## rev 12
## top
module top(input clk, rst_raw, up, left, right, down, 
           input [15:0]switches, output dp,a,b,c,d,e,f,g, output [3:0]anode,
           output load_done, output reg fsm_done);
    wire [7:0] A, B;     
    wire [3:0] init_ram_addr, fsm_ram_addr, ram_addr;    
    wire [1:0] rf_w_addr;
    wire rf_w_en;
    wire ram_w_en, init_ram_w_en, fsm_ram_w_en;    
    wire [1:0] reg_r_addr1, reg_r_addr2, reg_r_addr3, reg_r_addr4;
    wire [7:0] init_w_ram_data, fsm_w_ram_data, 
               w_ram_data, r_ram_data;   
    wire acc_en, acc_clear;
    wire done;
    wire [3:0] pp0, pp1;  
    wire [1:0] A1, A2, B1, B2;   
    wire [4:0] acc;  
    wire [4:0] C11, C12, C21, C22;   
    wire up_clean, left_clean, rst, right_clean, down_clean;    
    reg load_en;
    reg load_button;     
    reg start_button;    
    reg C11_button, C12_button, C21_button, C22_button;  
    reg display;     
    debouncer udb(.clk(clk), .raw(up), .clean(up_clean)); 
    debouncer ldb(.clk(clk), .raw(left), .clean(left_clean)); 
    debouncer cdb(.clk(clk), .raw(rst_raw), .clean(rst));  
    debouncer rdb(.clk(clk), .raw(right), .clean(right_clean)); 
    debouncer ddb(.clk(clk), .raw(down), .clean(down_clean)); 
    load_RAM init(.clk(clk), 
                  .rst(rst), 
                  .en(load_en), 
                  .button(load_button), 
  ...
Size: ~1400 cells after synthesis, roughly 230 flip-flops, ~36 I/O pins.
make LEC_CHECK=0 ABC_AREA=1 CAP_MARGIN=20 CORE_ASPECT_RATIO=0.69 CORE_MARGIN=2 CORE_UTILIZATION=72 CTS_CLUSTER_DIAMETER=311 CTS_CLUSTER_SIZE=100 PLACE_DENSITY_LB_ADDON=0.0 SETUP_SLACK_MARGIN=0.57 SLEW_MARGIN=20 TNS_END_PERCENT=15 finish   # period 1.94 ns
run.sh (not shown) runs the stock make flow with config.mk's settings and CLKGATE_MAP_FILE=.
Rev 12 got as far as clock tree synthesis (4_1_cts), where a tool error ended the run.
## Diff of input files: rev 13 against rev 12
- TNS_END_PERCENT: 15 -> unset
- CORE_ASPECT_RATIO: 0.69 -> unset
- CORE_UTILIZATION: 72 -> 64
- SETUP_SLACK_MARGIN: 0.57 -> unset
- PLACE_DENSITY_LB_ADDON: 0.0 -> unset
- ABC_AREA: 1 -> unset
- CTS_CLUSTER_DIAMETER: 311 -> unset
- CTS_CLUSTER_SIZE: 100 -> unset
- the clock period (ns, I/O delays scaled along): 1.94 -> 4.45
Rev 13: flow completed, timing, DRC and antenna clean. Compared with rev 12, rev 13 shows simple-gate portion of the synthesized area lower by 5.6 points. Die size was lower in the run labelled rev 12. [rev 13] number of distinct library cells after synthesis rose 27 relative to rev 12. The effective utilization at floorplan number comes out higher for rev 12 vs rev 13.

top again, from the RTL that the note above started with.
==> flow/config.mk <==
export PLATFORM = sky130hd
export DESIGN_NAME = top
export DESIGN_NICKNAME = top
export VERILOG_FILES = /design/flow/design.v
export SDC_FILE = /design/flow/constraint.sdc
export NUM_CORES = 4
export LEC_CHECK = 0
export CAP_MARGIN = 0
export CELL_PAD_IN_SITES_GLOBAL_PLACEMENT = 2
export CORE_ASPECT_RATIO = 0.95
export CORE_MARGIN = 8
export CORE_UTILIZATION = 34
export GPL_ROUTABILITY_DRIVEN = 0
export MAX_ROUTING_LAYER = met5
export MIN_ROUTING_LAYER = met2
export SETUP_SLACK_MARGIN = 2.97
export SLEW_MARGIN = 20
export TNS_END_PERCENT = 45
==> flow/constraint.sdc <==
create_clock -name core_clock -period 10.0 [get_ports {clk}]
set_input_delay 2.0000 -clock core_clock [delete_from_list [all_inputs] [get_ports {clk}]]
set_output_delay 2.0000 -clock core_clock [all_outputs]
set_load 0.01 [all_outputs]
==> next run, changes <==
==> flow/config.mk (replaced) <==
export PLATFORM = sky130hd
export DESIGN_NAME = top
export DESIGN_NICKNAME = top
export VERILOG_FILES = /design/flow/design.v
export SDC_FILE = /design/flow/constraint.sdc
export NUM_CORES = 4
export LEC_CHECK = 0
export CAP_MARGIN = 20
export CORE_MARGIN = 2
export CORE_UTILIZATION = 40
export SLEW_MARGIN = 20
==> flow/constraint.sdc (replaced) <==
create_clock -name core_clock -period 4.25 [get_ports {clk}]
set_input_delay 0.8500 -clock core_clock [delete_from_list [all_inputs] [get_ports {clk}]]
set_output_delay 0.8500 -clock core_clock [all_outputs]
set_load 0.01 [all_outputs]
Result: Setup slack degrades by 4.6 ns. Routed wire length decreases by 15%. Synthesized area stays the same. Clock power increases by 110%. Synthesized cell count does not change. Clock-buffer cell count decreases by 6. Non-clock buffer count decreases by 3. Register-to-register slack degrades by 5.4 ns.
==> next run, changes <==
--- a/flow/config.mk
+++ b/flow/config.mk
@@ -9,3 +9,5 @@
 export CORE_MARGIN = 2
-export CORE_UTILIZATION = 40
+export CORE_UTILIZATION = 70
+export CTS_CLUSTER_SIZE = 32
+export SETUP_SLACK_MARGIN = 1.5
 export SLEW_MARGIN = 20
==> flow/constraint.sdc (replaced) <==
create_clock -name core_clock -period 6.16 [get_ports {clk}]
set_input_delay 1.2320 -clock core_clock [delete_from_list [all_inputs] [get_ports {clk}]]
set_output_delay 1.2320 -clock core_clock [all_outputs]
set_load 0.01 [all_outputs]
Effect:
- final area shrinks slightly
- global-route usage grows by 11 points
- clock power shrinks by a quarter to a third
==> next run, changes <==
--- a/flow/config.mk
+++ b/flow/config.mk
@@ -9,5 +9,4 @@
 export CORE_MARGIN = 2
-export CORE_UTILIZATION = 70
-export CTS_CLUSTER_SIZE = 32
-export SETUP_SLACK_MARGIN = 1.5
+export CORE_UTILIZATION = 72
+export CTS_CLUSTER_SIZE = 10
 export SLEW_MARGIN = 20
==> flow/constraint.sdc (replaced) <==
create_clock -name core_clock -period 2.43 [get_ports {clk}]
set_input_delay 0.4860 -clock core_clock [delete_from_list [all_inputs] [get_ports {clk}]]
set_output_delay 0.4860 -clock core_clock [all_outputs]
set_load 0.01 [all_outputs]
Result: Area after synthesis does not change. Sequential cell count does not change. Final area is higher by 6.5%. Hold slack is about the same. Routed wire length is higher by 15%.
==> next run, changes <==
--- a/flow/config.mk
+++ b/flow/config.mk
@@ -9,4 +9,3 @@
 export CORE_MARGIN = 2
-export CORE_UTILIZATION = 72
-export CTS_CLUSTER_SIZE = 10
+export CORE_UTILIZATION = 40
 export SLEW_MARGIN = 20
==> flow/constraint.sdc (replaced) <==
create_clock -name core_clock -period 4.46 [get_ports {clk}]
set_input_delay 0.8920 -clock core_clock [delete_from_list [all_inputs] [get_ports {clk}]]
set_output_delay 0.8920 -clock core_clock [all_outputs]
set_load 0.01 [all_outputs]
After rerunning: Utilization decreases by 41 points; worst setup slack is better by 1.3 ns; total power decreases by 49%; worst hold slack hardly moves; cell area decreases by 4.4%.
==> next run, changes <==
--- a/flow/config.mk
+++ b/flow/config.mk
@@ -9,3 +9,4 @@
 export CORE_MARGIN = 2
-export CORE_UTILIZATION = 40
+export CORE_UTILIZATION = 71
+export CTS_CLUSTER_SIZE = 19
 export SLEW_MARGIN = 20
==> flow/constraint.sdc (replaced) <==
create_clock -name core_clock -period 3.39 [get_ports {clk}]
set_input_delay 0.6780 -clock core_clock [delete_from_list [all_inputs] [get_ports {clk}]]
set_output_delay 0.6780 -clock core_clock [all_outputs]
set_load 0.01 [all_outputs]
Result: The new run completed without violations; sequential share of layout area grows by 0.48 points; clock-buffer cell count goes down by 2; critical path depth is unchanged; power grows by 32%; worst setup slack loses 0.76 ns; die area went down by about 43%; area after synthesis does not change; sequential power went up by about 30%; cell area is lower by about 1.1%; core utilization went up by 35 points.

Starting RTL as in the previous note.
==> flow/design.v (excerpt) <==
module top(input clk, rst_raw, up, left, right, down, 
           input [15:0]switches, output dp,a,b,c,d,e,f,g, output [3:0]anode,
           output load_done, output reg fsm_done);
clock: 10.0 ns
lec_check: 0
cap_margin: 10
cell_pad_in_sites_detail_placement: 1
cell_pad_in_sites_global_placement: 2
core_aspect_ratio: 0.95
core_margin: 8
core_utilization: 34
gpl_routability_driven: 0
max_routing_layer: met4
min_routing_layer: met1
setup_slack_margin: 2.97
slew_margin: 25
tns_end_percent: 45
Edit:
==> flow/config.mk (replaced) <==
export PLATFORM = sky130hd
export DESIGN_NAME = top
export DESIGN_NICKNAME = top
export VERILOG_FILES = /design/flow/design.v
export SDC_FILE = /design/flow/constraint.sdc
export NUM_CORES = 4
export LEC_CHECK = 0
export CAP_MARGIN = 20
export CORE_MARGIN = 2
export CORE_UTILIZATION = 66
export SLEW_MARGIN = 20
==> flow/constraint.sdc (replaced) <==
create_clock -name core_clock -period 4.33 [get_ports {clk}]
set_input_delay 0.8660 -clock core_clock [delete_from_list [all_inputs] [get_ports {clk}]]
set_output_delay 0.8660 -clock core_clock [all_outputs]
set_load 0.01 [all_outputs]
Die area shrinks by about 54%.
Clock power came out higher by about 90%.
Wire length goes down by about 18%.
Worst hold slack hardly moves.
Sequential power went up by 130%.
Cell count shrinks by about 14%.
First-iteration DRC count rose by about 90%.
Area after synthesis stays the same.
Non-clock buffer count goes down by 3.
Sequential share of layout area rises by 1.5 points.
Global-route usage goes up by 10 points.

Setup of garnet:
Starting RTL as in the previous note.
export LEC_CHECK = 0
export ABC_AREA = 1
export CAP_MARGIN = 20
export CORE_ASPECT_RATIO = 0.69
export CORE_MARGIN = 2
export CORE_UTILIZATION = 72
export CTS_CLUSTER_DIAMETER = 400
export CTS_CLUSTER_SIZE = 100
export PLACE_DENSITY_LB_ADDON = 0.0
export SETUP_SLACK_MARGIN = 0.57
export SLEW_MARGIN = 20
export TNS_END_PERCENT = 15
create_clock -name core_clock -period 1.94 [get_ports {clk}]
For garnet, the flow was terminated by a tool error in 4_1_cts and produced no final design.
## Diff of input files: indigo against garnet
- removing SETUP_SLACK_MARGIN (formerly 0.57)
- removing PLACE_DENSITY_LB_ADDON (formerly 0.0)
- removing TNS_END_PERCENT (formerly 15)
- changing CTS_CLUSTER_SIZE from 100 to 21
- removing CTS_CLUSTER_DIAMETER (formerly 400)
- removing ABC_AREA (formerly 1)
- removing CORE_ASPECT_RATIO (formerly 0.69)
- changing the clock period (ns, I/O delays scaled along) from 1.94 to 2.43
==> results <==
The layout from indigo, despite a flow that completed every stage, fails the layout checks, with the failing checks listed as setup timing. Taking garnet as the reference, in indigo number of cells in Yosys stat decreased 184, Yosys chip area increased about 2.3%, xor and xnor fraction of the mapped netlist area increased 0.22 points. In the tables for indigo and garnet, synthesized cell count reads higher with garnet.
Input changes introduced in quartz (baseline for comparison: indigo):
- SETUP_SLACK_MARGIN now 0.37, previously not set
- ABC_AREA now 1, previously not set
- PLACE_DENSITY_LB_ADDON now 0.16, previously not set
Notes after the runs:
- Between quartz and indigo, it is quartz whose count of distinct cell types in the synthesized netlist is lower, by about 36%.
- quartz: flow completed, timing, DRC and antenna clean
- The core of quartz is less densely filled than that of indigo.
- In quartz relative to indigo, met1 routed wirelength after detailed routing had gone down by a little under 10%.
- There was hardly any difference in overall overflow remaining after global route between quartz and indigo.
- STATUS cell area: quartz wins against indigo
- Measured against each other, indigo and quartz differ in total of clock buffers placed in the layout, the higher figure coming from indigo.
- Lower switching part of the total power among indigo and quartz: indigo
- Re aggregate global-route resource usage: quartz is 1.5 points down on indigo.
Power and IR drop assume default switching activity.
